--- flow/config.mk ---
export PLATFORM = sky130hd
export DESIGN_NAME = s_axil_register
export DESIGN_NICKNAME = s_axil_register
export VERILOG_FILES = /design/flow/design.v
export SDC_FILE = /design/flow/constraint.sdc
export NUM_CORES = 4
export LEC_CHECK = 0
export ABC_AREA = 1
export CAP_MARGIN = 20
export CELL_PAD_IN_SITES_GLOBAL_PLACEMENT = 1
export CORE_ASPECT_RATIO = 0.53
export CORE_MARGIN = 2
export CORE_UTILIZATION = 40
export CTS_CLUSTER_DIAMETER = 310
export GPL_ROUTABILITY_DRIVEN = 0
export GPL_TIMING_DRIVEN = 0
export MAX_ROUTING_LAYER = met4
export MIN_ROUTING_LAYER = met2
export PLACE_DENSITY_LB_ADDON = 0.08
export SETUP_SLACK_MARGIN = 0.15
export SLEW_MARGIN = 20
export TNS_END_PERCENT = 15
--- flow/constraint.sdc ---
create_clock -name core_clock -period 3.5 [get_ports {ACLK}]
set_input_delay 0.7000 -clock core_clock [delete_from_list [all_inputs] [get_ports {ACLK}]]
set_output_delay 0.7000 -clock core_clock [all_outputs]
set_load 0.01 [all_outputs]
--- flow/design.v ---
`timescale 1ns/1ps
module s_axil_register # (
    parameter   S_AXI_ADDR_WIDTH = 6,
                S_AXI_DATA_WIDTH = 32
)
(   
    input                                   ACLK    ,
    input                                   ARESET  ,
    input   [S_AXI_ADDR_WIDTH-1 : 0]        AWADDR  ,
    input                                   AWVALID ,
    output                                  AWREADY ,
    input   [S_AXI_DATA_WIDTH-1 : 0]        WDATA   ,
    input                                   WVALID  ,
    output                                  WREADY  ,
    input   [S_AXI_DATA_WIDTH/8-1 : 0]      WSTRB   ,
    output  [1 : 0]                         BRESP   ,
    output                                  BVALID  ,
    input                                   BREADY  ,
    input   [S_AXI_ADDR_WIDTH-1 : 0]        ARADDR  ,
    input                                   ARVALID ,
    output                                  ARREADY ,
    output  [S_AXI_DATA_WIDTH-1 : 0]        RDATA   ,
    output  [1 : 0]                         RRESP   ,
    output                                  RVALID  ,
    input                                   RREADY
);  
    localparam  ADDR_REG_0 = 'h00, ADDR_REG_8 = 'h20,
                ADDR_REG_1 = 'h04, ADDR_REG_9 = 'h24,
                ADDR_REG_2 = 'h08, ADDR_REG_A = 'h28,
                ADDR_REG_3 = 'h0C, ADDR_REG_B = 'h2C,
                ADDR_REG_4 = 'h10, ADDR_REG_C = 'h30,
                ADDR_REG_5 = 'h14, ADDR_REG_D = 'h34,
                ADDR_REG_6 = 'h18, ADDR_REG_E = 'h38,
                ADDR_REG_7 = 'h1C, ADDR_REG_F = 'h3C;
    reg     [S_AXI_DATA_WIDTH-1 : 0]    registers [0 : 15];
    localparam  ST_AW_IDLE = 2'd0,       
                ST_AW_PREP = 2'd1,       
                ST_AW_WAIT = 2'd2,       
                ST_AW_DONE = 2'd3;       
    reg     [1 : 0]                     aw_state, aw_next;   
    reg     [S_AXI_ADDR_WIDTH-1 : 0]    aw_reg;              
    wire                                aw_hs;               
    reg                                 aw_hs_flag;          
    wire                                aw_w_hs_flag;        
    always @ (posedge ACLK) begin
        if (ARESET)     aw_state <= ST_AW_IDLE;
        else            aw_state <= aw_next;
    end
    always @ (*) begin
        aw_next = aw_state;
        case (aw_state)
            ST_AW_IDLE : if (AWVALID)       aw_next = ST_AW_PREP; 
                         else               aw_next = ST_AW_IDLE;
            ST_AW_PREP :                    aw_next = ST_AW_WAIT;
            ST_AW_WAIT : if (aw_w_hs_flag)  aw_next = ST_AW_DONE;
                         else               aw_next = ST_AW_WAIT;
            ST_AW_DONE :                    aw_next = ST_AW_IDLE;
            default    :                    aw_next = ST_AW_IDLE;
        endcase
    end
    assign aw_hs   = (AWVALID & AWREADY);        
    assign AWREADY = (aw_state == ST_AW_IDLE);   
    always @ (posedge ACLK) begin
        if      (ARESET)        aw_reg <= 'h0;
        else if (aw_hs)         aw_reg <= AWADDR;
    end
    always @ (posedge ACLK) begin
        if      (ARESET)                    aw_hs_flag <= 1'b0;
        else if (aw_hs)                     aw_hs_flag <= 1'b1;
        else if (aw_state == ST_AW_DONE)    aw_hs_flag <= 1'b0;
    end
    localparam  ST_W_IDLE = 3'd0,    
                ST_W_PREP = 3'd1,    
                ST_W_WAIT = 3'd2,    
                ST_W_RESP = 3'd3,    
                ST_W_DONE = 3'd4;    
    reg     [2 : 0]                     w_state, w_next;     
    reg     [S_AXI_DATA_WIDTH-1 : 0]    w_reg;               
    wire    [S_AXI_DATA_WIDTH-1 : 0]    w_mask;              
    reg     [S_AXI_DATA_WIDTH-1 : 0]    w_mask_reg;          
    wire                                w_hs;                
    reg                                 w_hs_flag;           
    always @ (posedge ACLK) begin
        if (ARESET)     w_state <= ST_W_IDLE;
        else            w_state <= w_next;
    end
    always @ (*) begin
        w_next = w_state;
        case (w_state)
            ST_W_IDLE : if (WVALID)         w_next = ST_W_PREP;
                        else                w_next = ST_W_IDLE;
            ST_W_PREP :                     w_next = ST_W_WAIT;
            ST_W_WAIT : if (aw_w_hs_flag)   w_next = ST_W_RESP;
                        else                w_next = ST_W_WAIT;
            ST_W_RESP : if (BREADY)         w_next = ST_W_DONE;
                        else                w_next = ST_W_RESP;
            ST_W_DONE :                     w_next = ST_W_IDLE;
            default   :                     w_next = ST_W_IDLE;
        endcase
    end
    assign w_hs   = (WVALID & WREADY);               
    assign WREADY = (w_state == ST_W_IDLE);          
    assign BVALID = (w_state == ST_W_RESP);          
    assign BRESP  = 2'b00;                           
    assign aw_w_hs_flag = aw_hs_flag & w_hs_flag;    
    assign w_mask  = { {8{WSTRB[3]}}, {8{WSTRB[2]}}, {8{WSTRB[1]}}, {8{WSTRB[0]}} };     
    always @ (posedge ACLK) begin
        if      (ARESET)                w_reg <= 'h0;
        else if (w_hs)                  w_reg <= (WDATA & w_mask);
    end
    always @ (posedge ACLK) begin
        if      (ARESET)                w_mask_reg <= 'h0;
        else if (w_hs)                  w_mask_reg <= w_mask;
    end
    always @ (posedge ACLK) begin
        if      (ARESET)                w_hs_flag <= 1'b0;
        else if (w_hs)                  w_hs_flag <= 1'b1;
        else if (w_state == ST_W_RESP)  w_hs_flag <= 1'b0;
    end
    integer i;
    always @ (posedge ACLK) begin
        if (ARESET) begin
            for (i = 0; i < 16; i = i + 1) registers[i] <= 'h0;
        end
        else if (aw_w_hs_flag) begin
            case (aw_reg)
                ADDR_REG_0 : registers[0]  <= w_reg | (registers[0]  & ~w_mask_reg);
                ADDR_REG_1 : registers[1]  <= w_reg | (registers[1]  & ~w_mask_reg);
                ADDR_REG_2 : registers[2]  <= w_reg | (registers[2]  & ~w_mask_reg);
                ADDR_REG_3 : registers[3]  <= w_reg | (registers[3]  & ~w_mask_reg);
                ADDR_REG_4 : registers[4]  <= w_reg | (registers[4]  & ~w_mask_reg);
                ADDR_REG_5 : registers[5]  <= w_reg | (registers[5]  & ~w_mask_reg);
                ADDR_REG_6 : registers[6]  <= w_reg | (registers[6]  & ~w_mask_reg);
                ADDR_REG_7 : registers[7]  <= w_reg | (registers[7]  & ~w_mask_reg);
                ADDR_REG_8 : registers[8]  <= w_reg | (registers[8]  & ~w_mask_reg);
                ADDR_REG_9 : registers[9]  <= w_reg | (registers[9]  & ~w_mask_reg);
                ADDR_REG_A : registers[10] <= w_reg | (registers[10] & ~w_mask_reg);
                ADDR_REG_B : registers[11] <= w_reg | (registers[11] & ~w_mask_reg);
                ADDR_REG_C : registers[12] <= w_reg | (registers[12] & ~w_mask_reg);
                ADDR_REG_D : registers[13] <= w_reg | (registers[13] & ~w_mask_reg);
                ADDR_REG_E : registers[14] <= w_reg | (registers[14] & ~w_mask_reg);
                ADDR_REG_F : registers[15] <= w_reg | (registers[15] & ~w_mask_reg);
            endcase
        end
    end
    localparam  ST_R_IDLE = 2'd0,    
                ST_R_PREP = 2'd1,    
                ST_R_DATA = 2'd2,    
                ST_R_DONE = 2'd3;    
    reg     [1 : 0]                     r_state, r_next;     
    reg     [S_AXI_ADDR_WIDTH-1 : 0]    ar_reg;              
    wire                                ar_hs;               
    reg     [S_AXI_DATA_WIDTH-1 : 0]    r_reg;               
    always @ (posedge ACLK) begin
        if (ARESET)     r_state <= ST_R_IDLE;
        else            r_state <= r_next;
    end
    always @ (*) begin
        r_next = r_state;
        case (r_state)
            ST_R_IDLE : if (ARVALID)    r_next = ST_R_PREP;
                        else            r_next = ST_R_IDLE;
            ST_R_PREP :                 r_next = ST_R_DATA;
            ST_R_DATA : if (RREADY)     r_next = ST_R_DONE;
                        else            r_next = ST_R_DATA;
            ST_R_DONE :                 r_next = ST_R_IDLE;
            default   :                 r_next = ST_R_IDLE;
        endcase
    end
    assign ar_hs   = (ARREADY & ARVALID);        
    assign ARREADY = (r_state == ST_R_IDLE);     
    assign RVALID  = (r_state == ST_R_DATA);     
    assign RRESP   = 2'b00;                      
    assign RDATA   = r_reg;                      
    always @ (posedge ACLK) begin
        if      (ARESET)    ar_reg <= 'h0;
        else if (ar_hs)     ar_reg <= ARADDR;
    end
    always @ (posedge ACLK) begin
        if (ARESET) 
            r_reg <= 'h0;
        else begin
            case (ar_reg)
                ADDR_REG_0 : r_reg <= registers[0];
                ADDR_REG_1 : r_reg <= registers[1];
                ADDR_REG_2 : r_reg <= registers[2];
                ADDR_REG_3 : r_reg <= registers[3];
                ADDR_REG_4 : r_reg <= registers[4];
                ADDR_REG_5 : r_reg <= registers[5];
                ADDR_REG_6 : r_reg <= registers[6];
                ADDR_REG_7 : r_reg <= registers[7];
                ADDR_REG_8 : r_reg <= registers[8];
                ADDR_REG_9 : r_reg <= registers[9];
                ADDR_REG_A : r_reg <= registers[10];
                ADDR_REG_B : r_reg <= registers[11];
                ADDR_REG_C : r_reg <= registers[12];
                ADDR_REG_D : r_reg <= registers[13];
                ADDR_REG_E : r_reg <= registers[14];
                ADDR_REG_F : r_reg <= registers[15];
            endcase
        end
    end
endmodule
--- flow/run.sh ---
#!/bin/bash
# the make line also repeats each setting of config.mk as NAME=value (left out here)
make -C /OpenROAD-flow-scripts/flow DESIGN_CONFIG=/design/flow/config.mk WORK_HOME=/design/flow/orfs CLKGATE_MAP_FILE= finish
==> run_results.csv, run 1 <==
group,metric,value,unit
status,status,"stopped before the end",
status,stop_stage,"5_1_grt",
status,error,"[ERROR GRT-0116] Global routing finished with congestion. Check the congestion regions in the DRC Viewer.",
die,core-area,65000,sq um
yosys,edf_count,0,
clock_tree,hold_buffers,0,
clock_tree,htree_num_levels,2,
yosys,avgSynthCellArea,6.95,sq um
yosys,synth_cell_types,26,
yosys,ys.flops,607,
yosys,top_area_cell,"dfxtp_1",
yosys,muxShareOfSynthArea,0,%
die,rows,68,
placed_design,io_buffers,90,
grt,grt_overflow_total,386,
yosys,yosys_cells,3782,
yosys,synthFlopType,"dfxtp_1",
yosys,xor_share,0,%
yosys,ys_seq_share,46.2,%
placed_design,dp.cells,4750,
grt,track_usage,70.3,%
yosys,synth-simple-area-share,18.2,%
clock_tree,cts_buffer_depth,3,
die,io_pins,96,
clock_tree,root_buffer,"clkbuf_16",
yosys,yosysWarnings,2,
placed_design,dp_slack,-0.230,ns
yosys,syn-cell-area,26300,sq um
clock_tree,clock-sinks,607,
die,initCoreUtil,40.4,%
clock_tree,cts_buffers,57,
yosys,ys_sh_aoi,19.9,%
placed_design,detailed_place_hpwl,89500,um
yosys,common_cells,"inv_1, nor2_1, dfxtp_1",
yosys,synth_chip_area,26300,sq um
die,chip_area,67900,sq um
die,die_y,191,um
yosys,async_reset_ff_share,0,%
yosys,logic_family,"AND-OR/OR-AND gates",
die,die_w,356,um
yosys,adder_share,0,%
yosys,top_cell_area_share,46.2,%
yosys,most_common_cell,"inv_1",
yosys,synthCells,3782,
yosys,area_leaders,"dfxtp_1, o22ai_1, inv_1",
[metrics by stage]
stage | cell area, sq um | hold WS, ns
3_5_place_dp | 28300 | 0.410
3_3_place_gp | 28300 | 0.405
2_1_floorplan | 26300 | 0.393
4_1_cts | 30200 | 0.423
[repair_timing]
action / 4_1_cts
setup buffers: 0
resized: 11
endpoints found under the hold margin: 0
setup endpoints to repair: 50
[layer usage]
layer	GRT overflow	track usage [%]
met1	-	-
met2	3	72.8
met3	375	89.1
met4	8	32.9
met5	-	-
==> inputs of run 2 (changes only) <==
Settings changed: ABC_AREA 1 to not set, CELL_PAD_IN_SITES_GLOBAL_PLACEMENT 1 to not set, CORE_ASPECT_RATIO 0.53 to not set, CORE_UTILIZATION 40 to 72, CTS_CLUSTER_DIAMETER 310 to not set, CTS_CLUSTER_SIZE set to 14, GPL_ROUTABILITY_DRIVEN 0 to not set, GPL_TIMING_DRIVEN 0 to not set, MAX_ROUTING_LAYER met4 to not set, MIN_ROUTING_LAYER met2 to not set, PLACE_DENSITY set to 0.35, PLACE_DENSITY_LB_ADDON 0.08 to not set, SETUP_SLACK_MARGIN 0.15 to 0.59, TNS_END_PERCENT 15 to not set.
Clock period 3.5 ns to 2.15 ns, I/O delays scaled along.
==> run 2 against run 1 <==
  * The run again fails in 5_1_grt
  * Die area shrank 48%
  * Area after synthesis fell by 8.2%
  * Synthesized cell count down 30%
==> run_results.csv, run 2 <==
group,metric,value,unit
die,chip_area,35000,sq um
status,stop_stage,"5_1_grt",
yosys,top_area_cell,"dfxtp_1",
die,die_w,187,um
yosys,ys_seq_share,50.4,%
yosys,synth_chip_area,24100,sq um
clock_tree,cts_buffers,56,
clock_tree,cts_buffer_depth,3,
yosys,synth-simple-area-share,15.9,%
status,error,"[ERROR DPL-0038] Utilization greater than 100%, impossible to legalize",
yosys,synthCells,2654,
placed_design,placedInstanceArea,26800,sq um
yosys,yosys_cells,2654,
yosys,synth_cell_types,64,
yosys,async_reset_ff_share,0,%
status,status,"stopped before the end",
die,io_pins,96,
yosys,edf_count,0,
die,die_y,187,um
yosys,logic_family,"AND-OR/OR-AND gates",
yosys,avgSynthCellArea,9.09,sq um
clock_tree,hold_buffers,0,
placed_design,dp_slack,-0.0215,ns
clock_tree,htree_num_levels,2,
yosys,synthFlopType,"dfxtp_1",
yosys,ys_sh_aoi,24.1,%
placed_design,detailed_place_hpwl,55800,um
placed_design,routabilityCongestion,0.986,
clock_tree,root_buffer,"clkbuf_16",
placed_design,io_buffers,91,
yosys,xor_share,0,%
clock_tree,clock-sinks,607,
yosys,most_common_cell,"dfxtp_1",
yosys,common_cells,"dfxtp_1, a22oi_1, nor2_1",
yosys,muxShareOfSynthArea,4.81,%
yosys,adder_share,0,%
yosys,top_cell_area_share,50.4,%
yosys,area_leaders,"dfxtp_1, a22oi_1, nor2_1",
yosys,ys.flops,607,
die,rows,67,
die,core-area,33300,sq um
yosys,yosysWarnings,2,
yosys,syn-cell-area,24100,sq um
die,initCoreUtil,72.5,%
[run 2: metrics by stage]
step           total power, mW  std cells
2_1_floorplan             12.6       2657
3_3_place_gp              13.3       3091
3_5_place_dp              13.3       3091
4_1_cts                   23.7       3284
[run 2: repair_timing]
action,in CTS
resized,345
setup endpoints to repair,581
pin swaps,89
buffers inserted,80
cloned,13
==> inputs of run 3 (changes only) <==
Settings changed: CORE_UTILIZATION 72 to 68, CTS_CLUSTER_SIZE 14 to 37, PLACE_DENSITY 0.35 to not set, PLACE_DENSITY_LB_ADDON set to 0.07, SETUP_SLACK_MARGIN 0.59 to 0.81.
Clock period 2.15 ns to 2.85 ns, I/O delays scaled along.
==> run 3 against run 2 <==
  * The run now finishes clean
  * Synthesized cell count is the same
  * Area after synthesis is the same
  * Die area grew 5.8%
==> run_results.csv, run 3 <==
group,metric,value,unit
worst_setup_path,reg2reg_to,"r_reg[0]$_SDFFE_PP0P_",
cells_and_area,seq_area,12200,sq um
yosys,yosysWarnings,2,
grt,grt_overflow_total,0,
final_timing,rsz0062_at_grt,"yes",
yosys,xor_share,0,%
drt,num_vias,24919,
clock_tree,clock_latency,0.67,ns
die,chip_area,37000,sq um
worst_setup_path,worstPathRequired,3.39,ns
clock_tree,cts_tree,"done",
worst_setup_path,critPathCaptureType,"flip-flop",
cells_and_area,final_util,86.6,%
worst_setup_path,arrival,2.87,ns
die,die_w,192,um
worst_setup_path,rr_worst_depth,7,
die,die_y,192,um
final_timing,timing.final.crit_share,81.8,%
yosys,edf_count,0,
drt,final_antenna_net_count,0,
worst_setup_path,critPathMaxStageDelay,0.60,ns
worst_setup_path,path_cells,"buf_6, or4b_4, nor2_4, buf_8, a22oi_1, and4_1, a311oi_2",
worst_setup_path,crit_cells,7,
clock_tree,clock-sinks,607,
yosys,yosys_cells,2654,
yosys,synthFlopType,"dfxtp_1",
hold_path,hold_class,"primary input to flip-flop",
worst_setup_path,crit_path_end,"r_reg[0]$_SDFFE_PP0P_",
die,core-area,34700,sq um
yosys,async_reset_ff_share,0,%
yosys,most_common_cell,"dfxtp_1",
cells_and_area,finalNonFillerCells,3288,
yosys,synth_chip_area,24100,sq um
clock_tree,cts_buffer_depth,3,
final_timing,final_hold_viol_count,0,
final_timing,maxSlewViolCount,0,
pwr,clock_power,8.06,mW
pwr,power_frac_clock,44.4,%
pwr,power.switching,4.49,mW
final_timing,period_needed,2.33,ns
yosys,synthCells,2654,
pwr,switching_share,24.7,%
die,io_pins,96,
grt,grt_pass1_wl,138000,um
placed_design,detailed_place_hpwl,55000,um
pwr,top_power_group,"registers",
final_timing,setup_tns,0,ns
drt,dr.pass1.iters,9,
worst_setup_path,worstPathMaxFanout,7,
yosys,avgSynthCellArea,9.09,sq um
drt,routed_via_density,7.58,
grt,grt_pass1_vias,22827,
drt,drtIter0Drc,4784,
worst_setup_path,cp_slowest_cell,"or4b_4",
pwr,comb_power_share,7.3,%
yosys,muxShareOfSynthArea,4.81,%
clock_tree,htree_num_levels,2,
worst_setup_path,cp-start-kind,"flip-flop",
die,rows,68,
cells_and_area,final_nets,2843,
drt,wire_per_inst,30.6,um
placed_design,io_buffers,91,
worst_setup_path,cpLargestDelayFamily,"simple AND/OR/NAND/NOR gates",
placed_design,dp.cells,3038,
pwr,p_per_area,605,nW/um^2
hold_path,worstHoldStart,"ARESET",
final_timing,tightestPinTransition,1.11,ns
final_timing,fmax,429,MHz
yosys,top_cell_area_share,50.4,%
final_timing,skew,0.0467,ns
worst_setup_path,path_buffers,2,
yosys,adder_share,0,%
final_timing,slew_headroom,26.0,%
placed_design,routabilityCongestion,0.971,
worst_setup_path,worstSetupStartpoint,"ar_reg[0]$_SDFFE_PP0P_",
clock_tree,cts_buffers,58,
hold_path,min_to,"registers[1][4]$_SDFFE_PP0P_",
drt,post-route-drc-count,0,
die,initCoreUtil,69.5,%
yosys,syn-cell-area,24100,sq um
yosys,ys_sh_aoi,24.1,%
job,maxCapViolations,0,
worst_setup_path,r2r_start,"ar_reg[0]$_SDFFE_PP0P_",
grt,grt_antenna_before_repair,5,
cells_and_area,comb_area,11800,sq um
pwr,share_seq_of_total_power,48.4,%
yosys,area_leaders,"dfxtp_1, a22oi_1, nor2_1",
yosys,top_area_cell,"dfxtp_1",
clock_tree,cts.clk_slew.worst_paths,0.07,ns
final_timing,finalSetupViolations,0,
cells_and_area,syn2layout_area_growth,24.5,%
yosys,ys_seq_share,50.4,%
worst_setup_path,r2r_slack,0.52,ns
pwr,p_leak,10.6,nW
grt,track_usage,50.1,%
pwr,pg_seq,8.79,mW
yosys,synth-simple-area-share,15.9,%
final_timing,timing.hold.ws,0.346,ns
worst_setup_path,crit_type,"flip-flop to flip-flop",
job,openroad.warnings,37,
grt,grt_max_degree,174,
pwr,p_int,13.7,mW
status,status,"finished clean",
yosys,synth_cell_types,64,
yosys,ys.flops,607,
yosys,logic_family,"AND-OR/OR-AND gates",
hold_path,hold_depth,2,
yosys,common_cells,"dfxtp_1, a22oi_1, nor2_1",
pwr,comb_cell_power,1.32,mW
drt,totalWireLength,101000,um
clock_tree,root_buffer,"clkbuf_16",
clock_tree,hold_buffers,0,
cells_and_area,n_fill_cell,1769,
pwr,peakVddDrop,630,uV
run 3: final cells by class:
type	count	area share, %
antenna	3	0.0250
clock buffer	84	5.73
clock inverter	18	0.774
inverter	8	0.0999
multi-input combinational	1771	39.2
sequential	607	40.6
tap	455	1.89
timing repair buffer	342	11.7
run 3: repair_timing:
action                                  in CTS  in global routing
buffers inserted                            85                 51
pin swaps                                   45                 45
gates cloned                                 4                  5
endpoints found under the setup margin     567                415
gates resized                              150                165
run 3: routing by layer:
layer / track usage [%] / routed length [um] / part of all wire [%] / vias to the layer above
li1: - / - / - / 9960
met1: 62.4 / 33100 / 33 / 11620
met2: 72.1 / 40600 / 40 / 2516
met3: 18.5 / 17400 / 17 / 817
met4: 34.2 / 9350 / 9.3 / 6
met5: 0 / 39 / 0.039 / -
run 3: per-stage QoR:
stage	worst slack, ns	area (sq um)	total power, mW
floorplan	0.847	24100	9.44
global placement	0.330	25600	9.95
detailed placement	0.275	25600	9.97
CTS	0.681	28800	17.8
global route	0.560	30000	18.4
finish	0.517	30100	18.2
==> inputs of run 4 (changes only) <==
Settings changed: ABC_AREA set to 1, CELL_PAD_IN_SITES_GLOBAL_PLACEMENT set to 1, CORE_ASPECT_RATIO set to 0.53, CORE_UTILIZATION 68 to 40, CTS_CLUSTER_DIAMETER set to 310, CTS_CLUSTER_SIZE 37 to not set, MAX_ROUTING_LAYER set to met4, MIN_ROUTING_LAYER set to met2, PLACE_DENSITY_LB_ADDON 0.07 to 0.02, SETUP_SLACK_MARGIN 0.81 to 0.15, TNS_END_PERCENT set to 15.
Clock period 2.85 ns to 3.5 ns, I/O delays scaled along.
==> run 4 against run 3 <==
  * Register-to-register slack is essentially flat
  * Critical path type unchanged
  * Utilization is 40 points lower
  * Still clean
  * Sequential share of layout area shrank 0.41 points
  * Non-clock buffer count fell by 155
  * Largest cell class unchanged
==> run_results.csv, run 4 <==
group,metric,value,unit
status,status,"finished clean",
yosys,edf_count,0,
die,io_pins,96,
yosys,synthCells,3782,
final_timing,rsz0062_at_grt,"no",
drt,dr.pass1.iters,17,
worst_setup_path,r2r_start,"w_hs_flag$_SDFFE_PP0P_",
yosys,ys.flops,607,
clock_tree,clock-sinks,607,
final_timing,period_needed,2.97,ns
final_timing,timing.final.crit_share,84.9,%
die,die_y,191,um
grt,grt_antenna_before_repair,0,
drt,final_antenna_net_count,0,
final_timing,setup_tns,0,ns
worst_setup_path,cpLargestDelayFamily,"simple AND/OR/NAND/NOR gates",
worst_setup_path,cp-start-kind,"flip-flop",
pwr,power_frac_clock,47.3,%
yosys,yosys_cells,3782,
cells_and_area,finalNonFillerCells,4736,
drt,routed_via_density,7.51,
yosys,synth_chip_area,26300,sq um
yosys,synthFlopType,"dfxtp_1",
yosys,adder_share,0,%
yosys,synth-simple-area-share,18.2,%
worst_setup_path,arrival,3.52,ns
clock_tree,cts_buffer_depth,3,
yosys,xor_share,0,%
yosys,top_area_cell,"dfxtp_1",
worst_setup_path,critPathMaxStageDelay,0.88,ns
placed_design,placedInstanceArea,28300,sq um
hold_path,min_to,"registers[2][0]$_SDFFE_PP0P_",
final_timing,finalSetupViolations,0,
pwr,p_per_area,488,nW/um^2
pwr,clock_power,6.99,mW
pwr,power.switching,3.88,mW
drt,wire_per_inst,24.1,um
grt,track_usage,53.4,%
job,maxCapViolations,0,
pwr,comb_cell_power,0.764,mW
yosys,avgSynthCellArea,6.95,sq um
worst_setup_path,worstPathRequired,4.05,ns
pwr,switching_share,26.3,%
yosys,logic_family,"AND-OR/OR-AND gates",
final_timing,maxSlewViolCount,0,
cells_and_area,n_fill_cell,6621,
final_timing,timing.final.ws_setup,0.527,ns
grt,grt_max_degree,214,
worst_setup_path,path_buffers,3,
cells_and_area,final_nets,3858,
clock_tree,cts_resized,0,
worst_setup_path,critPathCaptureType,"flip-flop",
drt,totalWireLength,114000,um
yosys,ys_seq_share,46.2,%
clock_tree,hold_buffers,0,
worst_setup_path,worstPathMaxFanout,26,
yosys,muxShareOfSynthArea,0,%
final_timing,slew_headroom,19.5,%
pwr,top_power_group,"registers",
clock_tree,cts.clk_slew.worst_paths,0.07,ns
final_timing,tightestPinTransition,1.21,ns
clock_tree,htree_num_levels,2,
clock_tree,cts_buffers,58,
worst_setup_path,crit_type,"flip-flop to flip-flop",
clock_tree,postCtsSetupBuffers,0,
clock_tree,cts_tree,"done",
pwr,pg_seq,7.01,mW
placed_design,dp.cells,4618,
pwr,comb_power_share,5.2,%
worst_setup_path,cp_slowest_cell,"nor2_1",
worst_setup_path,crit_cells,9,
yosys,common_cells,"inv_1, nor2_1, dfxtp_1",
die,core-area,65000,sq um
placed_design,detailed_place_hpwl,71300,um
yosys,most_common_cell,"inv_1",
die,rows,68,
worst_setup_path,path_cells,"nand2_1, nor3_2, buf_4, nand2_1, buf_4, nor2_1, o22ai_1, inv_1, nor2_1",
hold_path,worstHoldStart,"ARESET",
yosys,area_leaders,"dfxtp_1, o22ai_1, inv_1",
worst_setup_path,r2r_slack,0.53,ns
drt,post-route-drc-count,0,
worst_setup_path,reg2reg_to,"registers[6][1]$_SDFFE_PP0P_",
final_timing,final_hold_viol_count,0,
pwr,p_leak,10.4,nW
cells_and_area,syn2layout_area_growth,15.1,%
clock_tree,clock_latency,0.68,ns
placed_design,io_buffers,91,
yosys,top_cell_area_share,46.2,%
grt,grt_overflow_total,0,
worst_setup_path,crit_path_end,"registers[6][1]$_SDFFE_PP0P_",
clock_tree,root_buffer,"clkbuf_16",
drt,drtIter0Drc,9107,
yosys,syn-cell-area,26300,sq um
pwr,fin_total_pwr,14.8,mW
placed_design,routabilityCongestion,0.994,
pwr,peakVddDrop,385,uV
cells_and_area,stdcell_area,30300,sq um
pwr,share_seq_of_total_power,47.5,%
final_timing,skew,0.0228,ns
worst_setup_path,worstSetupStartpoint,"w_hs_flag$_SDFFE_PP0P_",
worst_setup_path,rr_worst_depth,9,
hold_path,hold_class,"primary input to flip-flop",
job,openroad.warnings,38,
final_timing,fmax,336,MHz
die,die_w,356,um
placed_design,dp_slack,0.855,ns
drt,num_vias,35580,
pwr,p_int,10.9,mW
yosys,yosysWarnings,2,
hold_path,hold_depth,2,
die,chip_area,67900,sq um
yosys,ys_sh_aoi,19.9,%
grt,grt_pass1_wl,170000,um
yosys,synth_cell_types,26,
grt,grt_pass1_vias,37213,
die,initCoreUtil,40.4,%
yosys,async_reset_ff_share,0,%
==> run 4: per-stage QoR <==
| stage | hold slack (ns) | utilization (%) |
|---|---|---|
| finish | 0.373 | 46.6 |
| global route | 0.393 | 46.5 |
| CTS | 0.378 | 46.5 |
| detailed placement | 0.420 | 43.5 |
| global placement | 0.402 | 43.5 |
| floorplan | 0.393 | - |
==> run 4: final cells by class <==
| class | instances | area (sq um) | area share [%] |
|---|---|---|---|
| tap | 875 | 1090 | 3.62 |
| clock buffer | 79 | 1640 | 5.42 |
| inverter | 857 | 3220 | 10.6 |
| antenna | 11 | 27.5 | 0.0909 |
| multi-input combinational | 2092 | 10100 | 33.2 |
| clock inverter | 28 | 332 | 1.10 |
| sequential | 607 | 12200 | 40.1 |
| timing repair buffer | 187 | 1750 | 5.78 |
==> run 4: routing by layer <==
metal	global-route usage, %	vias to the layer above	wire length, um
li1	-	11993	-
met1	-	11993	0
met2	54.6	10033	46100
met3	75.1	1561	53700
met4	14.3	0	14300
met5	-	-	0
==> inputs of run 5 (changes only) <==
Settings changed: ABC_AREA 1 to not set, CELL_PAD_IN_SITES_GLOBAL_PLACEMENT 1 to not set, CORE_ASPECT_RATIO 0.53 to not set, CORE_UTILIZATION 40 to 67, CTS_CLUSTER_DIAMETER 310 to not set, MAX_ROUTING_LAYER met4 to not set, MIN_ROUTING_LAYER met2 to not set, PLACE_DENSITY_LB_ADDON 0.02 to not set, SETUP_SLACK_MARGIN 0.15 to -0.05, TNS_END_PERCENT 15 to not set.
Clock period 3.5 ns to 2.44 ns, I/O delays scaled along.
==> run 5 against run 4 <==
  * Now fails the layout checks on setup timing
  * Sequential share of layout area is 3.1 points higher
  * Die area is 45% lower
  * Via count is 35% lower
  * Utilization is 33 points higher
  * Combinational power is about 70% higher
  * Cell area is 7.1% lower
  * Largest cell class unchanged
  * Area after synthesis is 8.2% lower
==> run_results.csv, run 5 <==
group,metric,value,unit
status,status,"failed layout checks",
status,so.violations,"setup timing",
clock_tree,clock-sinks,607,
grt,track_usage,45.5,%
worst_setup_path,r2r_slack,-0.002,ns
worst_setup_path,r2r_start,"aw_reg[0]$_SDFFE_PP0P_",
yosys,most_common_cell,"dfxtp_1",
yosys,top_area_cell,"dfxtp_1",
pwr,comb_cell_power,1.30,mW
final_timing,timing.final.crit_share,100,%
worst_setup_path,cp-start-kind,"flip-flop",
yosys,synthFlopType,"dfxtp_1",
worst_setup_path,worstPathRequired,2.95,ns
yosys,top_cell_area_share,50.4,%
final_timing,fmax,409,MHz
yosys,synth-simple-area-share,15.9,%
final_timing,setup_tns,-0.00230,ns
drt,routed_via_density,7.23,
clock_tree,root_buffer,"clkbuf_16",
yosys,area_leaders,"dfxtp_1, a22oi_1, nor2_1",
die,die_y,194,um
yosys,logic_family,"AND-OR/OR-AND gates",
drt,totalWireLength,88200,um
job,maxCapViolations,0,
yosys,yosysWarnings,2,
final_timing,final_hold_viol_count,0,
drt,post-route-drc-count,0,
pwr,peakVddDrop,767,uV
die,io_pins,96,
placed_design,routabilityCongestion,0.960,
worst_setup_path,reg2reg_to,"registers[6][3]$_SDFFE_PP0P_",
pwr,share_seq_of_total_power,47.9,%
worst_setup_path,arrival,2.96,ns
grt,grt_max_degree,205,
placed_design,io_buffers,91,
die,rows,69,
die,chip_area,37600,sq um
final_timing,slew_headroom,31.8,%
yosys,muxShareOfSynthArea,4.81,%
yosys,synth_cell_types,64,
drt,final_antenna_net_count,0,
worst_setup_path,cp_slowest_cell,"or4b_2",
worst_setup_path,crit_cells,6,
yosys,async_reset_ff_share,0,%
pwr,comb_power_share,6.1,%
die,initCoreUtil,68.0,%
placed_design,dp.cells,3066,
clock_tree,cts_tree,"done",
drt,dr.pass1.iters,11,
drt,wire_per_inst,27.7,um
worst_setup_path,critPathMaxStageDelay,0.83,ns
cells_and_area,syn2layout_area_growth,16.6,%
pwr,p_leak,9.53,nW
die,die_w,194,um
yosys,yosys_cells,2654,
worst_setup_path,worstSetupStartpoint,"aw_reg[0]$_SDFFE_PP0P_",
placed_design,dp_slack,-0.124,ns
clock_tree,cts_buffer_depth,3,
drt,drtIter0Drc,3680,
job,openroad.warnings,34,
grt,grt_pass1_vias,21699,
drt,num_vias,22999,
yosys,xor_share,0,%
yosys,synth_chip_area,24100,sq um
yosys,syn-cell-area,24100,sq um
cells_and_area,final_util,79.3,%
pwr,top_power_group,"registers",
worst_setup_path,critPathCaptureType,"flip-flop",
hold_path,worstHoldStart,"ARESET",
final_timing,maxSlewViolCount,0,
worst_setup_path,worstPathMaxFanout,18,
worst_setup_path,crit_path_end,"registers[6][3]$_SDFFE_PP0P_",
hold_path,min_to,"registers[2][3]$_SDFFE_PP0P_",
placed_design,detailed_place_hpwl,55600,um
clock_tree,htree_num_levels,2,
worst_setup_path,crit_type,"flip-flop to flip-flop",
yosys,common_cells,"dfxtp_1, a22oi_1, nor2_1",
pwr,pg_seq,10.2,mW
final_timing,timing.final.ws_setup,-0.00230,ns
clock_tree,cts_buffers,58,
final_timing,period_needed,2.44,ns
yosys,synthCells,2654,
worst_setup_path,cpLargestDelayFamily,"simple AND/OR/NAND/NOR gates",
pwr,power.switching,5.02,mW
final_timing,finalSetupViolations,1,
cells_and_area,final_nets,2726,
yosys,ys.flops,607,
grt,grt_antenna_before_repair,1,
clock_tree,clock_latency,0.64,ns
yosys,ys_seq_share,50.4,%
pwr,clock_power,9.84,mW
final_timing,skew,0.0150,ns
pwr,p_per_area,760,nW/um^2
yosys,ys_sh_aoi,24.1,%
yosys,edf_count,0,
hold_path,hold_class,"primary input to flip-flop",
clock_tree,cts.clk_slew.worst_paths,0.06,ns
grt,grt_overflow_total,0,
worst_setup_path,rr_worst_depth,6,
worst_setup_path,path_buffers,1,
pwr,p_int,16.4,mW
die,core-area,35500,sq um
final_timing,tightestPinTransition,1.02,ns
yosys,avgSynthCellArea,9.09,sq um
hold_path,hold_depth,2,
clock_tree,hold_buffers,0,
worst_setup_path,path_cells,"or4b_2, nor2_2, buf_12, nand2_1, a22oi_1, nor2_1",
yosys,adder_share,0,%
pwr,power_frac_clock,46.0,%
grt,grt_pass1_wl,132000,um
pwr,switching_share,23.5,%
cells_and_area,finalNonFillerCells,3179,
-- run 5: per-layer routing --
metal	track usage (%)	vias to the layer above	wire length (um)
met5	0.639	-	26
met4	25.7	2	5900
met3	13.0	461	12200
met2	67.6	1867	37800
met1	59.5	10944	32300
li1	-	9725	-
-- run 5: repair_timing --
item / CTS / global route
setup buffers: 0 / 6
endpoints found under the setup margin: 1 / 53
pin swaps: 0 / 3
resized: 1 / 9
-- run 5: area by class of cell --
| type | count | area, sq um |
|---|---|---|
| sequential | 607 | 12200 |
| fill | 2293 | 7350 |
| antenna | 1 | 2.50 |
| timing repair buffer | 226 | 2270 |
| tap | 461 | 577 |
| clock buffer | 82 | 1740 |
| multi-input combinational | 1770 | 11000 |
| clock inverter | 24 | 353 |
| inverter | 8 | 30.0 |
-- run 5: through the flow --
stage	power (mW)	hold slack (ns)	instance area, sq um
after floorplan	11.0	0.393	24100
after global placement	11.7	0.403	25900
after detailed placement	11.7	0.414	25900
after CTS	21.3	0.186	28000
after global routing	21.8	0.185	28100
final	21.4	0.197	28100
==> inputs of run 6 (changes only) <==
Settings changed: ABC_AREA set to 1, CELL_PAD_IN_SITES_GLOBAL_PLACEMENT set to 1, CORE_UTILIZATION 67 to 40, MAX_ROUTING_LAYER set to met4, PLACE_DENSITY_LB_ADDON set to 0.02, SETUP_SLACK_MARGIN -0.05 to 0.15, TNS_END_PERCENT set to 15.
Clock period 2.44 ns to 3.5 ns, I/O delays scaled along.
==> run 6 against run 5 <==
  * Now clean on timing, DRC and antenna
  * Final cell count is 49% higher
  * Sequential power is 31% lower
  * Synthesized cell count is 43% higher
  * Fmax is 17% lower
  * Routed wire length is 14% higher
  * Sequential share of layout area is 3.7 points lower
  * Global-route usage is 15 points lower
  * Area after synthesis is 8.9% higher
  * Cell area is 9.2% higher
  * Critical path type unchanged
  * Largest power group is now the clock network
==> run_results.csv, run 6 <==
group,metric,value,unit
yosys,synth_cell_types,26,
clock_tree,postCtsSetupBuffers,0,
grt,grt_antenna_before_repair,1,
final_timing,final_hold_viol_count,0,
pwr,comb_cell_power,0.691,mW
worst_setup_path,critPathMaxStageDelay,0.56,ns
grt,grt_pass1_vias,23928,
die,rows,93,
worst_setup_path,crit_path_end,"r_reg[0]$_SDFFE_PP0P_",
drt,post-route-drc-count,0,
pwr,p_leak,10.7,nW
pwr,p_int,11.8,mW
clock_tree,cts_tree,"done",
drt,insertedDiodeCount,0,
yosys,logic_family,"AND-OR/OR-AND gates",
final_timing,rsz0062_at_grt,"no",
final_timing,timing.final.ws_setup,0.566,ns
clock_tree,clock_latency,0.62,ns
drt,num_vias,25263,
final_timing,setup_tns,0,ns
placed_design,dp.cells,4603,
cells_and_area,final_nets,3876,
hold_path,worstHoldStart,"r_state[3]$_DFF_P_",
worst_setup_path,cp_slowest_cell,"nor2_2",
yosys,synth-simple-area-share,18.2,%
pwr,switching_share,23.5,%
status,status,"finished clean",
pwr,comb_power_share,4.5,%
placed_design,detailed_place_hpwl,67500,um
final_timing,timing.final.crit_share,83.8,%
yosys,synth_chip_area,26300,sq um
final_timing,skew,0.0268,ns
drt,dr_wl_met3,6290,um
pwr,peakVddDrop,431,uV
drt,totalWireLength,100000,um
pwr,power_frac_clock,50.0,%
clock_tree,root_buffer,"clkbuf_16",
yosys,top_cell_area_share,46.2,%
yosys,most_common_cell,"inv_1",
drt,highest_layer,"met4",
pwr,share_seq_of_total_power,45.5,%
yosys,common_cells,"inv_1, nor2_1, dfxtp_1",
clock_tree,cts_buffer_depth,3,
drt,routed_via_density,5.34,
worst_setup_path,reg2reg_to,"r_reg[0]$_SDFFE_PP0P_",
yosys,muxShareOfSynthArea,0,%
grt,grt_pass1_wl,150000,um
yosys,yosys_cells,3782,
yosys,ys_seq_share,46.2,%
yosys,top_area_cell,"dfxtp_1",
drt,wl_met2,48200,um
worst_setup_path,cpLargestDelayFamily,"simple AND/OR/NAND/NOR gates",
clock_tree,cts.clk_slew.worst_paths,0.06,ns
placed_design,routabilityCongestion,0.897,
placed_design,placedInstanceArea,28300,sq um
hold_path,hold_depth,2,
yosys,syn-cell-area,26300,sq um
yosys,synthFlopType,"dfxtp_1",
job,openroad.warnings,30,
grt,grt_overflow_total,0,
worst_setup_path,r2r_start,"ar_reg[5]$_SDFFE_PP0P_",
cells_and_area,stdcell_area,30700,sq um
grt,grt_max_degree,126,
final_timing,tightestPinTransition,1.06,ns
drt,drtIter0Drc,2446,
final_timing,period_needed,2.93,ns
die,chip_area,67800,sq um
placed_design,io_buffers,91,
placed_design,dp_slack,0.595,ns
final_timing,finalSetupViolations,0,
worst_setup_path,crit_type,"flip-flop to flip-flop",
die,die_y,260,um
worst_setup_path,worstPathMaxFanout,20,
worst_setup_path,worstSetupStartpoint,"ar_reg[5]$_SDFFE_PP0P_",
clock_tree,cts_buffers,71,
drt,m1WireLength,42100,um
die,initCoreUtil,40.6,%
worst_setup_path,rr_worst_depth,11,
worst_setup_path,arrival,3.47,ns
worst_setup_path,worstPathRequired,4.03,ns
die,io_pins,96,
worst_setup_path,r2r_slack,0.57,ns
drt,final_antenna_net_count,0,
yosys,adder_share,0,%
hold_path,hold_class,"flip-flop to flip-flop",
drt,dr.pass1.iters,6,
worst_setup_path,path_buffers,3,
worst_setup_path,cp-start-kind,"flip-flop",
worst_setup_path,path_cells,"inv_1, nor2_1, inv_1, nor2_2, buf_4, nand2_1, o21ai_0, nor2_1, nand2_1, nor2_1, a21oi_1",
yosys,async_reset_ff_share,0,%
job,maxCapViolations,0,
cells_and_area,finalNonFillerCells,4731,
worst_setup_path,crit_top_cell,"nor2_1",
pwr,p_per_area,501,nW/um^2
yosys,avgSynthCellArea,6.95,sq um
pwr,top_power_group,"the clock network",
yosys,synthCells,3782,
die,core-area,64700,sq um
drt,wire_per_inst,21.2,um
final_timing,fmax,341,MHz
clock_tree,htree_num_levels,3,
clock_tree,cts_resized,0,
grt,track_usage,30.1,%
yosys,ys.flops,607,
cells_and_area,syn2layout_area_growth,16.8,%
clock_tree,clock-sinks,607,
die,die_w,260,um
yosys,area_leaders,"dfxtp_1, o22ai_1, inv_1",
pwr,fin_total_pwr,15.4,mW
yosys,ys_sh_aoi,19.9,%
yosys,xor_share,0,%
pwr,pg_seq,7.00,mW
worst_setup_path,crit_cells,11,
yosys,edf_count,0,
clock_tree,hold_buffers,0,
yosys,yosysWarnings,2,
pwr,power.switching,3.61,mW
worst_setup_path,critPathCaptureType,"flip-flop",
hold_path,min_to,"r_state[0]$_DFF_P_",
pwr,clock_power,7.69,mW
final_timing,slew_headroom,29.3,%
final_timing,maxSlewViolCount,0,
==> run 6: cell type report <==
| class | count | area (sq um) |
|---|---|---|
| Clock buffer | 113 | 2190 |
| Fill cell | 6605 | 34000 |
| Tap cell | 855 | 1070 |
| Inverter | 857 | 3220 |
| Multi-Input combinational cell | 2092 | 10100 |
| Timing Repair Buffer | 192 | 1810 |
| Sequential cell | 607 | 12200 |
| Clock inverter | 15 | 219 |
==> run 6: per-stage QoR <==
stage / utilization (%) / hold slack, ns
floorplan: - / 0.393
global placement: 43.7 / 0.397
detailed placement: 43.7 / 0.416
CTS: 47.5 / 0.431
global route: 47.5 / 0.456
finish: 47.5 / 0.433
==> run 6: layer usage <==
metal / up-vias / global-route usage [%]
li1: 12123 / -
met1: 11996 / 37.9
met2: 947 / 49.3
met3: 197 / 4.02
met4: 0 / 11.3
met5: - / -
==> inputs of run 7 (changes only) <==
Settings changed: ABC_AREA 1 to not set, CELL_PAD_IN_SITES_GLOBAL_PLACEMENT 1 to not set, MAX_ROUTING_LAYER met4 to not set, PLACE_DENSITY set to 0.6, PLACE_DENSITY_LB_ADDON 0.02 to not set, SETUP_SLACK_MARGIN 0.15 to 0.81, TNS_END_PERCENT 15 to not set.
Clock period 3.5 ns to 2.96 ns, I/O delays scaled along.
==> run 7 against run 6 <==
  * Register-to-register slack better by 0.16 ns
  * Final cell count down 25%
  * Routed wire length down 6.0%
  * Cell area down 4.0%
  * Clock power up about 10%
  * Worst setup slack better by 0.16 ns
  * Die area down 8.1%
  * Count of clock-buffer cells in the layout down 18
  * Sequential power up 21%
  * Non-clock buffer count up 89
  * Flip-flop count unchanged
  * Sequential share of layout area up 1.7 points
  * Critical endpoint is now registers[5][24]$_SDFFE_PP0P_
  * Largest power group unchanged
  * Highest routed layer unchanged
==> run_results.csv, run 7 <==
group,metric,value,unit
status,status,"finished clean",
cells_and_area,syn2layout_area_growth,22.2,%
grt,grt_max_degree,196,
grt,track_usage,29.2,%
worst_setup_path,r2r_start,"aw_reg[2]$_SDFFE_PP0P_",
yosys,muxShareOfSynthArea,4.81,%
clock_tree,cts.clk_slew.worst_paths,0.06,ns
worst_setup_path,worstPathRequired,3.40,ns
yosys,synth_cell_types,64,
yosys,synthCells,2654,
worst_setup_path,rr_worst_depth,5,
clock_tree,clock_latency,0.62,ns
pwr,p_leak,10.1,nW
final_timing,period_needed,2.23,ns
worst_setup_path,crit_type,"flip-flop to flip-flop",
placed_design,detailed_place_hpwl,60200,um
yosys,synthFlopType,"dfxtp_1",
final_timing,final_hold_viol_count,0,
worst_setup_path,crit_cells,5,
hold_path,min_to,"registers[15][25]$_SDFFE_PP0P_",
die,die_w,250,um
pwr,comb_cell_power,1.15,mW
drt,dr.pass1.iters,6,
yosys,yosys_cells,2654,
pwr,switching_share,23.7,%
yosys,xor_share,0,%
final_timing,timing.hold.ws,0.338,ns
final_timing,timing.final.crit_share,75.4,%
die,rows,90,
cells_and_area,stdcell_area,29500,sq um
die,core-area,60000,sq um
worst_setup_path,worstPathMaxFanout,8,
worst_setup_path,path_buffers,0,
placed_design,io_buffers,91,
worst_setup_path,cp_slowest_cell,"or4b_4",
pwr,clock_power,8.48,mW
final_timing,finalSetupViolations,0,
yosys,top_area_cell,"dfxtp_1",
pwr,fin_total_pwr,18.1,mW
clock_tree,clock-sinks,607,
yosys,edf_count,0,
hold_path,hold_class,"primary input to flip-flop",
final_timing,fmax,448,MHz
pwr,power.switching,4.29,mW
clock_tree,hold_buffers,0,
clock_tree,cts_tree,"done",
worst_setup_path,crit_path_end,"registers[5][24]$_SDFFE_PP0P_",
final_timing,rsz0062_at_grt,"yes",
yosys,synth-simple-area-share,15.9,%
grt,grt_overflow_total,0,
job,maxCapViolations,0,
die,die_y,250,um
worst_setup_path,worstSetupStartpoint,"aw_reg[2]$_SDFFE_PP0P_",
job,openroad.warnings,32,
clock_tree,cts_buffer_depth,3,
yosys,ys_sh_aoi,24.1,%
worst_setup_path,r2r_slack,0.73,ns
grt,grt_pass1_vias,21788,
yosys,async_reset_ff_share,0,%
yosys,top_cell_area_share,50.4,%
drt,insertedDiodeCount,0,
pwr,pg_seq,8.45,mW
die,initCoreUtil,40.2,%
cells_and_area,final_nets,2789,
yosys,area_leaders,"dfxtp_1, a22oi_1, nor2_1",
die,io_pins,96,
clock_tree,root_buffer,"clkbuf_16",
drt,post-route-drc-count,0,
pwr,p_int,13.8,mW
worst_setup_path,path_cells,"or4b_4, nor2_4, nand2_1, a22oi_1, nor2_1",
pwr,p_per_area,613,nW/um^2
drt,totalWireLength,94300,um
placed_design,placedInstanceArea,26100,sq um
drt,num_vias,22507,
yosys,avgSynthCellArea,9.09,sq um
die,chip_area,62300,sq um
yosys,synth_chip_area,24100,sq um
worst_setup_path,critPathCaptureType,"flip-flop",
final_timing,maxSlewViolCount,0,
final_timing,setup_tns,0,ns
hold_path,worstHoldStart,"ARESET",
yosys,common_cells,"dfxtp_1, a22oi_1, nor2_1",
hold_path,hold_depth,2,
yosys,ys_seq_share,50.4,%
worst_setup_path,critPathMaxStageDelay,0.59,ns
yosys,syn-cell-area,24100,sq um
final_timing,tightestPinTransition,0.991,ns
pwr,power_frac_clock,46.9,%
grt,grt_pass1_wl,139000,um
pwr,top_power_group,"the clock network",
pwr,comb_power_share,6.3,%
pwr,peakVddDrop,427,uV
final_timing,skew,0.0345,ns
final_timing,slew_headroom,33.9,%
grt,grt_antenna_before_repair,0,
clock_tree,cts_buffers,66,
worst_setup_path,cp-start-kind,"flip-flop",
drt,routed_via_density,6.32,
yosys,ys.flops,607,
drt,final_antenna_net_count,0,
placed_design,routabilityCongestion,0.918,
drt,drtIter0Drc,3096,
drt,wire_per_inst,26.5,um
yosys,yosysWarnings,2,
clock_tree,htree_num_levels,3,
yosys,logic_family,"AND-OR/OR-AND gates",
pwr,share_seq_of_total_power,46.7,%
worst_setup_path,reg2reg_to,"registers[5][24]$_SDFFE_PP0P_",
yosys,most_common_cell,"dfxtp_1",
yosys,adder_share,0,%
worst_setup_path,arrival,2.68,ns
worst_setup_path,cpLargestDelayFamily,"simple AND/OR/NAND/NOR gates",
run 7: cell type report:
type | count | area [sq um]
Clock buffer | 95 | 1960
Clock inverter | 16 | 244
Fill cell | 5474 | 30500
Inverter | 8 | 30.0
Multi-Input combinational cell | 1770 | 11300
Sequential cell | 607 | 12200
Tap cell | 782 | 978
Timing Repair Buffer | 281 | 2850
run 7: timing repair:
| action | in CTS | in global routing |
|---|---|---|
| endpoints found under the setup margin | 557 | 166 |
| resized | 91 | 56 |
| pin swaps | 31 | 20 |
| setup buffers | 61 | 11 |
| gates cloned | 0 | 1 |
run 7: through the flow:
stage | setup WS, ns | util [%] | std cells
after floorplan | 0.957 | - | 2657
after global placement | 0.519 | 43.5 | 3375
after detailed placement | 0.492 | 43.5 | 3375
after CTS | 0.738 | 48.6 | 3547
after global routing | 0.691 | 49.1 | 3559
final | 0.728 | 49.1 | 3559
run 7: per-layer routing:
metal	share of wire (%)	up-vias	track usage (%)
met5	0	-	0
met3	10	261	7.04
li1	-	9860	-
met2	44	1350	44.9
met4	5.1	0	15.1
met1	40	11036	38.2
==> inputs of run 8 (changes only) <==
Settings changed: CORE_UTILIZATION 40 to 65, PLACE_DENSITY 0.6 to not set, SETUP_SLACK_MARGIN 0.81 to not set.
Clock period 2.96 ns to 2.59 ns, I/O delays scaled along.
==> run 8 against run 7 <==
  * Routed wire length shrank 7.2%
  * Utilization grew 27 points
  * Sequential share of layout area grew 2.4 points
  * Worst hold slack gained 0.10 ns
  * Area after synthesis is the same
  * Clock power grew 2%
  * Worst setup slack lost 0.66 ns
  * Critical endpoint is now r_reg[0]$_SDFFE_PP0P_
  * Highest routed layer is now met5
==> run_results.csv, run 8 <==
group,metric,value,unit
status,status,"finished clean",
worst_setup_path,r2r_slack,0.07,ns
cells_and_area,stdcell_area,27800,sq um
die,core-area,36600,sq um
final_timing,setup_tns,0,ns
worst_setup_path,path_buffers,1,
clock_tree,clock_latency,0.62,ns
clock_tree,htree_num_levels,2,
pwr,top_power_group,"registers",
hold_path,worstHoldStart,"r_state[3]$_DFF_P_",
pwr,comb_cell_power,1.20,mW
yosys,async_reset_ff_share,0,%
clock_tree,postCtsSetupBuffers,0,
drt,final_antenna_net_count,0,
final_timing,finalSetupViolations,0,
worst_setup_path,rr_worst_depth,6,
grt,grt_pass1_wl,132000,um
yosys,ys_seq_share,50.4,%
job,openroad.warnings,37,
yosys,top_cell_area_share,50.4,%
worst_setup_path,cpLargestDelayFamily,"simple AND/OR/NAND/NOR gates",
grt,use_met2,67.2,%
drt,post-route-drc-count,0,
pwr,pg_seq,9.65,mW
final_timing,rsz0062_at_grt,"no",
hold_path,hold_class,"flip-flop to flip-flop",
pwr,peakVddDrop,585,uV
worst_setup_path,cp-start-kind,"flip-flop",
grt,use_met1,58.5,%
final_timing,tightestPinTransition,0.980,ns
final_timing,slew_headroom,34.6,%
yosys,yosys_cells,2654,
grt,use_met3,10.8,%
pwr,switching_share,23.8,%
pwr,p_per_area,700,nW/um^2
die,chip_area,38700,sq um
pwr,comb_power_share,6.2,%
yosys,area_leaders,"dfxtp_1, a22oi_1, nor2_1",
job,maxCapViolations,0,
worst_setup_path,worstPathMaxFanout,13,
yosys,top_area_cell,"dfxtp_1",
pwr,power_frac_clock,44.3,%
pwr,power.switching,4.63,mW
drt,drtIter0Drc,3787,
worst_setup_path,path_cells,"or4b_4, nor2_2, buf_4, a22oi_1, and4_1, a311oi_1",
drt,dr.pass1.iters,6,
yosys,common_cells,"dfxtp_1, a22oi_1, nor2_1",
grt,grt_max_degree,161,
yosys,ys.flops,607,
placed_design,dp.cells,3075,
hold_path,min_to,"r_state[0]$_DFF_P_",
clock_tree,cts_tree,"done",
yosys,yosysWarnings,2,
yosys,avgSynthCellArea,9.09,sq um
worst_setup_path,arrival,3.04,ns
drt,totalWireLength,87500,um
yosys,xor_share,0,%
grt,grt_antenna_before_repair,3,
pwr,clock_power,8.64,mW
final_timing,fmax,397,MHz
die,io_pins,96,
yosys,synthFlopType,"dfxtp_1",
worst_setup_path,r2r_start,"ar_reg[5]$_SDFFE_PP0P_",
placed_design,detailed_place_hpwl,55700,um
pwr,p_int,14.9,mW
worst_setup_path,crit_type,"flip-flop to flip-flop",
clock_tree,cts.clk_slew.worst_paths,0.06,ns
drt,num_vias,22794,
cells_and_area,final_util,76.0,%
clock_tree,root_buffer,"clkbuf_16",
yosys,edf_count,0,
worst_setup_path,worstPathRequired,3.11,ns
worst_setup_path,critPathMaxStageDelay,0.70,ns
cells_and_area,syn2layout_area_growth,15.4,%
yosys,muxShareOfSynthArea,4.81,%
clock_tree,hold_buffers,0,
yosys,logic_family,"AND-OR/OR-AND gates",
worst_setup_path,worstSetupStartpoint,"ar_reg[5]$_SDFFE_PP0P_",
worst_setup_path,reg2reg_to,"r_reg[0]$_SDFFE_PP0P_",
drt,wire_per_inst,27.5,um
worst_setup_path,crit_cells,6,
final_timing,timing.final.ws_setup,0.0698,ns
yosys,ys_sh_aoi,24.1,%
pwr,p_leak,9.39,nW
die,die_y,197,um
yosys,most_common_cell,"dfxtp_1",
worst_setup_path,cp_slowest_cell,"or4b_4",
placed_design,io_buffers,91,
die,die_w,197,um
grt,grt_pass1_vias,21854,
final_timing,maxSlewViolCount,0,
placed_design,dp_slack,0.155,ns
final_timing,final_hold_viol_count,0,
grt,gr-max-usage-layer,"met2",
worst_setup_path,critPathCaptureType,"flip-flop",
die,initCoreUtil,65.9,%
worst_setup_path,crit_path_end,"r_reg[0]$_SDFFE_PP0P_",
yosys,synth-simple-area-share,15.9,%
final_timing,timing.final.crit_share,97.3,%
cells_and_area,final_nets,2723,
hold_path,hold_depth,2,
yosys,synthCells,2654,
clock_tree,cts_buffers,59,
final_timing,skew,0.0174,ns
grt,track_usage,44.5,%
yosys,adder_share,0,%
drt,routed_via_density,7.16,
clock_tree,cts_resized,0,
cells_and_area,finalNonFillerCells,3185,
yosys,syn-cell-area,24100,sq um
yosys,synth_chip_area,24100,sq um
clock_tree,cts_buffer_depth,3,
die,rows,70,
clock_tree,clock-sinks,607,
final_timing,period_needed,2.52,ns
placed_design,routabilityCongestion,0.956,
pwr,share_seq_of_total_power,49.5,%
placed_design,placedInstanceArea,25900,sq um
grt,grt_overflow_total,0,
yosys,synth_cell_types,64,
-- run 8: layout make-up --
type / count / area, sq um
Tap cell: 468 / 586
Sequential cell: 607 / 12200
Clock inverter: 15 / 180
Inverter: 8 / 30.0
Antenna cell: 2 / 5.00
Multi-Input combinational cell: 1770 / 11000
Fill cell: 2606 / 8770
Timing Repair Buffer: 222 / 2160
Clock buffer: 93 / 1750
-- run 8: routing by layer --
| layer | part of all wire, % | vias to the layer above |
|---|---|---|
| met2 | 44 | 1731 |
| met3 | 13 | 376 |
| met1 | 38 | 10924 |
| met5 | 0.050 | - |
| li1 | - | 9757 |
| met4 | 6.0 | 6 |
-- run 8: through the flow --
| stage | hold slack [ns] | power [mW] |
|---|---|---|
| final | 0.438 | 19.5 |
| after global routing | 0.466 | 19.9 |
| after CTS | 0.445 | 19.4 |
| after detailed placement | 0.430 | 11.0 |
| after global placement | 0.411 | 11.0 |
| after floorplan | 0.393 | 10.4 |
==> inputs of run 9 (changes only) <==
Settings changed: CORE_UTILIZATION 65 to 72, CTS_CLUSTER_SIZE set to 14, SETUP_SLACK_MARGIN set to 0.32.
Clock period 2.59 ns to 2.58 ns, I/O delays scaled along.
==> run 9 against run 8 <==
  * Still clean
  * Sequential share of layout area shrank 0.39 points
  * Clock skew increased by 0.0027 ns
  * Area after synthesis is the same
  * Count of clock-buffer cells in the layout is 3 lower
  * Synthesized cell count is the same
  * Via count rose by 3.6%
  * Routed wire length is 0.25% higher
  * Die area is 9.5% lower
  * Worst setup slack better by 0.22 ns
  * Critical path depth unchanged
  * Worst hold slack worse by 0.18 ns
  * Critical path type unchanged
  * Largest cell class unchanged
  * Highest routed layer is now met4
==> run_results.csv, run 9 <==
group,metric,value,unit
pwr,top_power_group,"registers",
worst_setup_path,crit_type,"flip-flop to flip-flop",
pwr,pg_seq,9.69,mW
yosys,muxShareOfSynthArea,4.81,%
yosys,yosys_cells,2654,
pwr,p_per_area,689,nW/um^2
grt,grt_antenna_before_repair,0,
clock_tree,cts.clk_slew.worst_paths,0.06,ns
yosys,syn-cell-area,24100,sq um
final_timing,final_hold_viol_count,0,
placed_design,io_buffers,91,
final_timing,skew,0.0201,ns
cells_and_area,syn2layout_area_growth,16.5,%
pwr,switching_share,23.9,%
final_timing,rsz0062_at_grt,"yes",
drt,dr.pass1.iters,10,
final_timing,fmax,437,MHz
yosys,avgSynthCellArea,9.09,sq um
pwr,p_leak,9.51,nW
yosys,edf_count,0,
pwr,power.switching,4.63,mW
cells_and_area,n_fill_cell,1936,
worst_setup_path,cp_slowest_cell,"dfxtp_4",
worst_setup_path,worstSetupStartpoint,"ar_reg[4]$_SDFFE_PP0P_",
clock_tree,clock-sinks,607,
grt,gr-max-usage-layer,"met2",
hold_path,min_to,"registers[15][6]$_SDFFE_PP0P_",
drt,num_vias,23622,
final_timing,slew_headroom,37.2,%
die,io_pins,96,
worst_setup_path,r2r_start,"ar_reg[4]$_SDFFE_PP0P_",
yosys,top_area_cell,"dfxtp_1",
pwr,fin_total_pwr,19.4,mW
yosys,async_reset_ff_share,0,%
die,die_w,187,um
pwr,p_int,14.7,mW
final_timing,setup_tns,0,ns
cells_and_area,seq_area,12200,sq um
worst_setup_path,critPathMaxStageDelay,0.46,ns
worst_setup_path,rr_worst_depth,6,
die,rows,67,
yosys,synth-simple-area-share,15.9,%
yosys,adder_share,0,%
final_timing,timing.final.ws_setup,0.290,ns
worst_setup_path,worstPathMaxFanout,39,
placed_design,placedInstanceArea,25800,sq um
worst_setup_path,crit_path_end,"r_reg[31]$_SDFFE_PP0P_",
cells_and_area,final_util,84.5,%
yosys,yosysWarnings,2,
final_timing,timing.final.crit_share,88.8,%
worst_setup_path,critPathCaptureType,"flip-flop",
clock_tree,cts_buffer_depth,3,
clock_tree,root_buffer,"clkbuf_16",
pwr,comb_cell_power,1.23,mW
worst_setup_path,arrival,2.80,ns
grt,track_usage,48.1,%
grt,grt_max_degree,180,
drt,totalWireLength,87700,um
placed_design,dp.cells,3045,
clock_tree,hold_buffers,0,
drt,routed_via_density,7.45,
pwr,power_frac_clock,43.6,%
clock_tree,cts_tree,"done",
grt,use_met3,13.5,%
yosys,ys.flops,607,
yosys,synth_chip_area,24100,sq um
placed_design,dp_slack,0.0482,ns
pwr,peakVddDrop,562,uV
yosys,logic_family,"AND-OR/OR-AND gates",
status,status,"finished clean",
worst_setup_path,path_buffers,1,
worst_setup_path,path_cells,"buf_12, mux2i_2, o2bb2ai_1, a221oi_1, a31oi_1, a211o_1",
yosys,area_leaders,"dfxtp_1, a22oi_1, nor2_1",
yosys,ys_seq_share,50.4,%
cells_and_area,final_nets,2736,
final_timing,tightestPinTransition,0.941,ns
cells_and_area,finalNonFillerCells,3172,
hold_path,hold_depth,2,
pwr,clock_power,8.45,mW
pwr,comb_power_share,6.4,%
worst_setup_path,cpLargestDelayFamily,"AND-OR/OR-AND gates",
hold_path,worstHoldStart,"ARESET",
drt,wire_per_inst,27.6,um
final_timing,timing.hold.ws,0.255,ns
worst_setup_path,reg2reg_to,"r_reg[31]$_SDFFE_PP0P_",
job,maxCapViolations,0,
die,initCoreUtil,72.5,%
grt,use_met1,61.9,%
clock_tree,clock_latency,0.63,ns
worst_setup_path,r2r_slack,0.29,ns
grt,grt_pass1_wl,131000,um
clock_tree,cts_buffers,57,
hold_path,hold_class,"primary input to flip-flop",
yosys,xor_share,0,%
yosys,synthFlopType,"dfxtp_1",
worst_setup_path,worstPathRequired,3.09,ns
cells_and_area,comb_area,11100,sq um
yosys,synth_cell_types,64,
worst_setup_path,crit_cells,6,
drt,post-route-drc-count,0,
grt,grt_overflow_total,0,
die,core-area,33300,sq um
yosys,synthCells,2654,
yosys,top_cell_area_share,50.4,%
worst_setup_path,cp-start-kind,"flip-flop",
grt,use_met2,72.1,%
cells_and_area,stdcell_area,28100,sq um
final_timing,finalSetupViolations,0,
yosys,ys_sh_aoi,24.1,%
clock_tree,htree_num_levels,2,
job,openroad.warnings,34,
drt,drtIter0Drc,4538,
drt,final_antenna_net_count,0,
grt,grt_pass1_vias,22449,
yosys,common_cells,"dfxtp_1, a22oi_1, nor2_1",
drt,insertedDiodeCount,0,
final_timing,period_needed,2.29,ns
placed_design,detailed_place_hpwl,54400,um
die,die_y,187,um
final_timing,maxSlewViolCount,0,
yosys,most_common_cell,"dfxtp_1",
pwr,share_seq_of_total_power,50.0,%
die,chip_area,35000,sq um
placed_design,routabilityCongestion,0.986,
## run 9: final cells by class
type / count / area share [%]
multi-input combinational: 1770 / 39.5
clock inverter: 12 / 0.507
tap: 448 / 1.99
clock buffer: 90 / 6.09
inverter: 8 / 0.107
timing repair buffer: 237 / 8.50
sequential: 607 / 43.3
## run 9: what timing repair did
action	in CTS	in global routing
endpoints found under the setup margin	313	154
pin swaps	8	4
gates cloned	0	1
setup buffers	16	8
gates resized	32	22
## run 9: routing by layer
metal,part of all wire (%),vias to the layer above
li1,-,9756
met1,35,11046
met2,43,2248
met3,15,572
met4,7.3,0
met5,0,-
Power figures rest on the tool's default switching activity, not on a simulated workload.
